## old
Design badicecream, start of the top module:
module badicecream(input         Clk,                 
                             Reset,               
                             frame_clk,           
                input [10:0]   DrawX, DrawY ,    
				input [15:0]   keycode,				  
               	output logic is_BI	,			 
				output logic [10:0] BI_X, BI_Y,
				input logic up_wall, down_wall , left_wall, right_wall,
				output logic [10:0] BI_X_Pos, BI_Y_Pos,
				output logic [5:0] BI_BlkX_Pos, BI_BlkY_Pos
              );
	enum logic[2:0] { 
					 right=3'b000, 
					 left=3'b001,
					 up=3'b010,
					 down=3'b011,
					 Halted=3'b100} Dir, Dir_in, Dir_delayed, Dir_delayed_in;
    parameter [10:0] BI_X_Corner = 11'd64;   
    parameter [10:0] BI_Y_Corner = 11'd95;   
    parameter [5:0] BI_Blk_X_Corner = 6'd1;   
    parameter [5:0] BI_Blk_Y_Corner = 6'd1;   
    parameter [10:0] BI_X_Step = 10'd1;       
    parameter [10:0] BI_Y_Step = 10'd1;       
    parameter  BI_sizeX = 6'd32;         
	parameter  BI_sizeY = 6'd48;
	logic [5:0] frame_counter, per_frame_counter;   
	logic [5:0] frame_counter_in, per_frame_counter_in;
	logic [5:0] pace_counter, pace_counter_in;
    logic [10:0] BI_X_Motion, BI_Y_Motion;
    logic [10:0] BI_X_Pos_in, BI_X_Motion_in, BI_Y_Pos_in, BI_Y_Motion_in;
	logic [5:0] BI_BlkX_Pos_in, BI_BlkY_Pos_in;
	logic [2:0] health;
	assign health = 3'd1;    
    logic frame_clk_delayed, frame_clk_rising_edge;
   always_ff @ (posedge Clk) 
	begin
        frame_clk_delayed <= frame_clk;
        frame_clk_rising_edge <= (frame_clk == 1'b1) && (frame_clk_delayed == 1'b0);
		if (Reset)
		begin
			frame_counter <= 6'b0;
			per_frame_counter <= 6'b0;
		end
		else
		begin
  ...
Size: ~730 cells after synthesis, roughly 68 flip-flops, ~100 I/O pins.
Settings: LEC_CHECK=0, CAP_MARGIN=20, CORE_MARGIN=2, CORE_UTILIZATION=72, CTS_CLUSTER_DIAMETER=391, PLACE_DENSITY=0.4, SETUP_SLACK_MARGIN=0.2, SLEW_MARGIN=20; clock period 4.01 ns.
run.sh (not shown) runs the stock make flow with config.mk's settings and CLKGATE_MAP_FILE=.
old did not make it past detailed placement, where a tool error ended it.
> inputs changed (old -> new)
- CTS_CLUSTER_DIAMETER no longer set, was 391
- CORE_UTILIZATION now 40, was 72
- PLACE_DENSITY no longer set, was 0.4
- the clock period (ns, I/O delays scaled along) now 8.0, was 4.01
Results
new completed; timing, DRC and antenna clean
From old to new the numbers moved as follows: die area saw an increase; number of register bits inferred by synthesis flat.
Compared with old, number of cell rows in new increased by more than a quarter.
Changes observed in new relative to old: adder-cell share of the synthesized area flat, core box area higher, distinct cell type count after synthesis held.

* * *

The RTL this note starts from:
==> flow/design.v <==
module badicecream(input         Clk,                 
                             Reset,               
                             frame_clk,           
                input [10:0]   DrawX, DrawY ,    
				input [15:0]   keycode,				  
               	output logic is_BI	,			 
				output logic [10:0] BI_X, BI_Y,
				input logic up_wall, down_wall , left_wall, right_wall,
				output logic [10:0] BI_X_Pos, BI_Y_Pos,
				output logic [5:0] BI_BlkX_Pos, BI_BlkY_Pos
              );
	enum logic[2:0] { 
					 right=3'b000, 
					 left=3'b001,
					 up=3'b010,
					 down=3'b011,
					 Halted=3'b100} Dir, Dir_in, Dir_delayed, Dir_delayed_in;
    parameter [10:0] BI_X_Corner = 11'd64;   
    parameter [10:0] BI_Y_Corner = 11'd95;   
    parameter [5:0] BI_Blk_X_Corner = 6'd1;   
    parameter [5:0] BI_Blk_Y_Corner = 6'd1;   
    parameter [10:0] BI_X_Step = 10'd1;       
    parameter [10:0] BI_Y_Step = 10'd1;       
    parameter  BI_sizeX = 6'd32;         
	parameter  BI_sizeY = 6'd48;
	logic [5:0] frame_counter, per_frame_counter;   
	logic [5:0] frame_counter_in, per_frame_counter_in;
	logic [5:0] pace_counter, pace_counter_in;
    logic [10:0] BI_X_Motion, BI_Y_Motion;
    logic [10:0] BI_X_Pos_in, BI_X_Motion_in, BI_Y_Pos_in, BI_Y_Motion_in;
	logic [5:0] BI_BlkX_Pos_in, BI_BlkY_Pos_in;
	logic [2:0] health;
	assign health = 3'd1;    
    logic frame_clk_delayed, frame_clk_rising_edge;
   always_ff @ (posedge Clk) 
	begin
        frame_clk_delayed <= frame_clk;
        frame_clk_rising_edge <= (frame_clk == 1'b1) && (frame_clk_delayed == 1'b0);
		if (Reset)
		begin
			frame_counter <= 6'b0;
			per_frame_counter <= 6'b0;
		end
		else
		begin
			frame_counter <= frame_counter_in;
			per_frame_counter <=  per_frame_counter_in;
		end
    end
	always_comb
	begin
		frame_counter_in = frame_counter;
		per_frame_counter_in = per_frame_counter;
		if (frame_clk_rising_edge)    
		begin
		per_frame_counter_in = per_frame_counter+6'b1;
		if((per_frame_counter) == 6'b000111)  
			begin
				per_frame_counter_in=6'b0;
				frame_counter_in = frame_counter+6'b1;
				if((frame_counter ) == 6'b100)  
				begin
					frame_counter_in=6'b0;
				end
			end
		end
	end
    always_ff @ (posedge Clk)
    begin
        if (Reset)
        begin
            BI_X_Pos <= BI_X_Corner;
            BI_Y_Pos <= BI_Y_Corner;
			BI_BlkX_Pos <= BI_Blk_X_Corner;
			BI_BlkY_Pos <= BI_Blk_Y_Corner;
            BI_X_Motion <= 10'd0;
            BI_Y_Motion <= 10'd0;
			pace_counter <= 6'd0;
				Dir <= Halted;
				Dir_delayed <= down;
        end
        else
        begin
			pace_counter <= pace_counter_in;
            BI_X_Pos <= BI_X_Pos_in;
            BI_Y_Pos <= BI_Y_Pos_in;
            BI_X_Motion <= BI_X_Motion_in;
            BI_Y_Motion <= BI_Y_Motion_in;
			BI_BlkX_Pos <= BI_BlkX_Pos_in;
			BI_BlkY_Pos <= BI_BlkY_Pos_in;
			Dir <= Dir_in;
			Dir_delayed <= Dir_delayed_in;
        end
    end
    always_comb
    begin
		pace_counter_in = pace_counter;
        BI_X_Pos_in = BI_X_Pos;
        BI_Y_Pos_in = BI_Y_Pos;
		BI_X_Motion_in = BI_X_Motion;
		BI_Y_Motion_in = BI_Y_Motion;
        BI_BlkX_Pos_in = BI_BlkX_Pos;    
        BI_BlkY_Pos_in = BI_BlkY_Pos;
		Dir_in = Dir;
		Dir_delayed_in = Dir_delayed;
		if(health != 0)
		begin
			if (frame_clk_rising_edge)
			begin
            	BI_X_Pos_in = BI_X_Pos + BI_X_Motion_in;
            	BI_Y_Pos_in = BI_Y_Pos + BI_Y_Motion_in;
				if (Dir == Halted)  
				begin
					if ((keycode[7:0] == 8'd26) || ((keycode[15:8] == 8'd26 )))  
					begin
						Dir_delayed_in = up;
						if(up_wall)
						begin
							BI_Y_Motion_in = 0;
							BI_X_Motion_in = 0;
							Dir_in = Halted;
						end
						else
						begin
							BI_Y_Motion_in = -BI_Y_Step;
							BI_X_Motion_in = 0;
							Dir_in = up;	
						end
					end
					else if (((keycode[7:0] == 8'd4) || keycode[15:8] == 8'd4 ))  
						begin
							Dir_delayed_in = left;
							if (left_wall)			
							begin
								BI_X_Motion_in = 0;
								BI_Y_Motion_in = 0;
								Dir_in = Halted;
							end
							else
							begin
								BI_Y_Motion_in = 0;
								BI_X_Motion_in = -BI_X_Step;
								Dir_in = left;
							end
						end
					else if((keycode[7:0] == 8'd22) || ((keycode[15:8] == 8'd22 )))  
						begin
							Dir_delayed_in = down;
							if (down_wall) 
							begin
								BI_Y_Motion_in = 0;
								BI_X_Motion_in = 0;
							Dir_in = Halted;
							end
							else
							begin
								BI_Y_Motion_in = BI_Y_Step;
								BI_X_Motion_in = 0;
								Dir_in = down;
							end
						end
					else if (((keycode[7:0]) == 8'd7) || ((keycode[15:8]) == 8'd7))  
						begin
							Dir_delayed_in = right;
							if(right_wall) 
							begin
								BI_X_Motion_in = 0;
								BI_Y_Motion_in = 0;
								Dir_in = Halted;
							end
							else
							begin
								BI_Y_Motion_in = 0;
								BI_X_Motion_in = BI_X_Step;
								Dir_in = right;	
							end
						end
					else
						begin              
						end
				end
				else  
				begin
					pace_counter_in = pace_counter + 6'd1;
					if(pace_counter == 6'd31)
					begin
						pace_counter_in = 6'd0;
						case(Dir)
							left:
							begin
								BI_BlkX_Pos_in = BI_BlkX_Pos -1;
							end
							right:
							begin
								BI_BlkX_Pos_in = BI_BlkX_Pos +1;
							end
							up:
							begin
								BI_BlkY_Pos_in = BI_BlkY_Pos -1;
							end
							down:
							begin
								BI_BlkY_Pos_in = BI_BlkY_Pos +1;
							end
							default:
							begin
								BI_BlkY_Pos_in = 0;  
							end
						endcase
						Dir_in = Halted;
						BI_Y_Motion_in = 0;
						BI_X_Motion_in = 0;						
					end
				end
			end
        end
    end
    int DistX, DistY, Size;
    assign DistX = DrawX - BI_X_Pos;
    assign DistY = DrawY - BI_Y_Pos;
    always_comb begin
		   if (DistX < BI_sizeX && DistX >= 0 && DistY<=0 && -DistY < BI_sizeY)
		  begin
        is_BI = 1'b1;
				BI_X = DrawX - BI_X_Pos+({5'b0, frame_counter}*32);
				BI_Y = DrawY - BI_Y_Pos+BI_sizeY-1+ Dir_delayed_in*48;
		  end
        else
		  begin
        is_BI = 1'b0;
				BI_X = 0;
				BI_Y = 0;
        end
    end
endmodule
==> flow/config.mk <==
export PLATFORM = sky130hd
export DESIGN_NAME = badicecream
export DESIGN_NICKNAME = badicecream
export VERILOG_FILES = /design/flow/design.v
export SDC_FILE = /design/flow/constraint.sdc
export NUM_CORES = 4
export LEC_CHECK = 0
export CAP_MARGIN = 40
export CORE_MARGIN = 2
export CORE_UTILIZATION = 65
export CTS_CLUSTER_DIAMETER = 38
export MAX_ROUTING_LAYER = met4
export SETUP_SLACK_MARGIN = 0.2
export SLEW_MARGIN = 20
==> flow/constraint.sdc <==
create_clock -name core_clock -period 5.54 [get_ports {Clk}]
set_input_delay 1.1080 -clock core_clock [delete_from_list [all_inputs] [get_ports {Clk}]]
set_output_delay 1.1080 -clock core_clock [all_outputs]
set_load 0.01 [all_outputs]
The first run did not get past global routing.
==> next run, changes <==
Settings changed: CAP_MARGIN 40 to 20, CORE_UTILIZATION 65 to 64, CTS_CLUSTER_DIAMETER 38 to unset, MAX_ROUTING_LAYER met4 to unset, SETUP_SLACK_MARGIN 0.2 to -0.49.
Clock period 5.54 ns to 7.16 ns, I/O delays scaled along.
With this change the flow finished but failed the layout checks on setup timing.
Die area increases slightly.
Synthesized area stays the same.
Synthesized cell count is unchanged.
==> next run, changes <==
Settings changed: SETUP_SLACK_MARGIN -0.49 to unset.
Clock period 7.16 ns to 5.69 ns, I/O delays scaled along.
After rerunning:
- Now the flow never finished: it broke off in global routing with ODB-0269
- die size does not change
- synthesized area is unchanged
- synthesized cell count is unchanged
==> next run, changes <==
Settings changed: SETUP_SLACK_MARGIN set to -0.49.
Clock period 5.69 ns to 6.6 ns, I/O delays scaled along.
Result:
- With this change the flow completed and failed the layout checks on setup timing
- die size does not change
- synthesized area is unchanged
- synthesized cell count is unchanged

* * *

Setup of lane 1:
Starts from the design.v that is shown in full above.
export LEC_CHECK = 0
export CAP_MARGIN = 20
export CELL_PAD_IN_SITES_GLOBAL_PLACEMENT = 1
export CORE_ASPECT_RATIO = 0.53
export CORE_MARGIN = 2
export CORE_UTILIZATION = 38
export CTS_CLUSTER_DIAMETER = 396
export CTS_CLUSTER_SIZE = 16
export GPL_ROUTABILITY_DRIVEN = 1
export GPL_TIMING_DRIVEN = 1
export HOLD_SLACK_MARGIN = 0.28
export MAX_ROUTING_LAYER = met4
export PLACE_DENSITY = 0.85
export SLEW_MARGIN = 20
export TNS_END_PERCENT = 35
create_clock -name core_clock -period 12.4 [get_ports {Clk}]
What lane 2 does differently from lane 1 at the input level:
- a deleted GPL_ROUTABILITY_DRIVEN that had been 1
- an added PLACE_DENSITY_LB_ADDON of 0.2
- a change of HOLD_SLACK_MARGIN from 0.28 to 0.04
- a deleted PLACE_DENSITY that had been 0.85
- a deleted CELL_PAD_IN_SITES_GLOBAL_PLACEMENT that had been 1
- a change of TNS_END_PERCENT from 35 to 15
- a deleted CTS_CLUSTER_SIZE that had been 16
- a change of GPL_TIMING_DRIVEN from 1 to 0
- a change of the clock period (ns, I/O delays scaled along) from 12.4 to 4.34
## What came out
The flow completed for lane 2, but it is not clean: the layout still shows setup timing.
Comparing lane 2 with lane 1, the number of clock buffers inserted by TritonCTS came out essentially unchanged.
The higher fill cell instance count of the final layout came out of lane 1.
Changes observed in lane 2 relative to lane 1: slew at the pin with the worst max-slew slack -0.17 ns, setup slack of the most critical reg-to-reg path fell 8.22 ns, fraction of area in non-clock buffers rose 2.5 points, non-clock buffer count +33%.
Clock buffer count in the final layout for lane 2: 3 up relative to lane 1
Fraction of area in registers (lower): lane 2
### lane 2 -> lane 3
- PLACE_DENSITY now 0.85, previously not set
- CELL_PAD_IN_SITES_GLOBAL_PLACEMENT now 1, previously not set
- PLACE_DENSITY_LB_ADDON no longer set, was 0.2
- GPL_ROUTABILITY_DRIVEN now 0, previously not set
==> results <==
The runs compared here, lane 2 and lane 3, all ended either early or with open violations.
Finished, but not clean: lane 3, with setup timing.
Lane 2: all stages done; final checks FAILED (setup timing).
Lane 3 has clock group share of total power above what lane 2 had.
Logic area: lane 3 vs lane 2 down 0.40%
Comparing lane 3 with lane 2, the critical path data required time came out essentially unchanged.
Compared to lane 2, the routing of lane 3 uses less wire.
Lane 3 — post-layout worst setup margin 0.10 ns lower, lane 2 as reference
Pre-CTS setup slack is higher on lane 3
From lane 3 to lane 2, total clock buffers created by CTS did not move at all.
[inputs] lane 4 vs lane 3
- removing CTS_CLUSTER_DIAMETER (formerly 396)
- setting SETUP_SLACK_MARGIN to 0.2 for the first time
- removing CELL_PAD_IN_SITES_GLOBAL_PLACEMENT (formerly 1)
- removing CORE_ASPECT_RATIO (formerly 0.53)
- removing GPL_ROUTABILITY_DRIVEN (formerly 0)
- removing MAX_ROUTING_LAYER (formerly met4)
- removing TNS_END_PERCENT (formerly 15)
- removing PLACE_DENSITY (formerly 0.85)
- changing CORE_UTILIZATION from 38 to 12
- removing GPL_TIMING_DRIVEN (formerly 0)
- removing HOLD_SLACK_MARGIN (formerly 0.04)
- changing the clock period (ns, I/O delays scaled along) from 4.34 to 8.45
## What came out
In summary, lane 4 completed successfully, with a layout that passed the timing, DRC and antenna checks.
Against lane 3, lane 4 reports a wire length the detailed router placed on met1 that is lower.
Of lane 3 and lane 4, the run reporting the higher final cycle utilization of the critical path was lane 3.
[compare] base=lane 3 new=lane 4: portion of total power attributed to combinational logic roughly the same, highest cell delay on the worst timing path held, total number of vias fell 1.1%.
Looking at half-perimeter wire length of the detailed placement result across both flows, lane 4 is the weaker of the two, with lane 3 ahead.
The run with more routed wire is lane 4, not lane 3.

* * *

// badicecream: RTL as listed in full above, without the edits since
clock: 8.0 ns
lec_check: 0
cap_margin: 20
core_margin: 4
core_utilization: 56
cts_cluster_diameter: 253
cts_cluster_size: 99
setup_slack_margin: 0.2
slew_margin: 20
tns_end_percent: 10
The first run completed with no timing, DRC or antenna violations.
Change:
ABC_AREA = 1   (was unset)
SETUP_SLACK_MARGIN = 1.46   (was 0.2)
Clock power climbs by 23%.
Utilization climbs by 2.0 points.
Total power climbs by 12%.
Worst hold slack got worse by 0.013 ns.
Die size climbs by 6.0%.
Count of clock-buffer cells in the layout climbs by 1.
Via count climbs by 19%.
Final area climbs by 8.8%.

* * *

RTL: the design.v shown in full above, as it stands there.
Settings: LEC_CHECK=0, CAP_MARGIN=20, CORE_MARGIN=2, CORE_UTILIZATION=46, CTS_CLUSTER_DIAMETER=25, CTS_CLUSTER_SIZE=16, MAX_ROUTING_LAYER=met5, PLACE_DENSITY_LB_ADDON=0.05, SLEW_MARGIN=20, TNS_END_PERCENT=15; clock period 9.0 ns.
The first run produced a clean layout.
Change:
CORE_UTILIZATION = 40   (was 46)
CTS_CLUSTER_DIAMETER = not set   (was 25)
CTS_CLUSTER_SIZE = not set   (was 16)
MAX_ROUTING_LAYER = not set   (was met5)
PLACE_DENSITY_LB_ADDON = not set   (was 0.05)
SETUP_SLACK_MARGIN = 0.2   (was not set)
TNS_END_PERCENT = not set   (was 15)
clock period = 7.72 ns   (was 9.0 ns; I/O delays follow)
The changed run completed without violations.
Non-clock buffer count came out higher by 40.
Worst setup slack gains 0.21 ns.
Utilization goes down by 5.0 points.
Register-to-register slack got worse by 1.4 ns.
First-iteration DRC count grows by 38%.
Via count rises by 2.6%.
Cell count grows by 4.9%.
Cell area rises by 5.6%.
Critical path depth decreases by 1.
Wire length is higher by 7.9%.
Change:
CORE_UTILIZATION = 52   (was 40)
clock period = 5.91 ns   (was 7.72 ns; I/O delays follow)
The new run completed and failed the layout checks on negative setup slack.
First-iteration DRC count goes down by about 15%.
Sequential share of layout area goes down by 1.7 points.
Total power goes up by about 40%.
Clock-buffer cell count stays the same.
Synthesized cell count stays the same.
Clock skew is about the same.
Final cell count goes up by 4.6%.
Wire length goes up by 7.8%.
Via count goes up by 8.9%.
Die size goes down by about 22%.
Power and IR drop assume default switching activity.
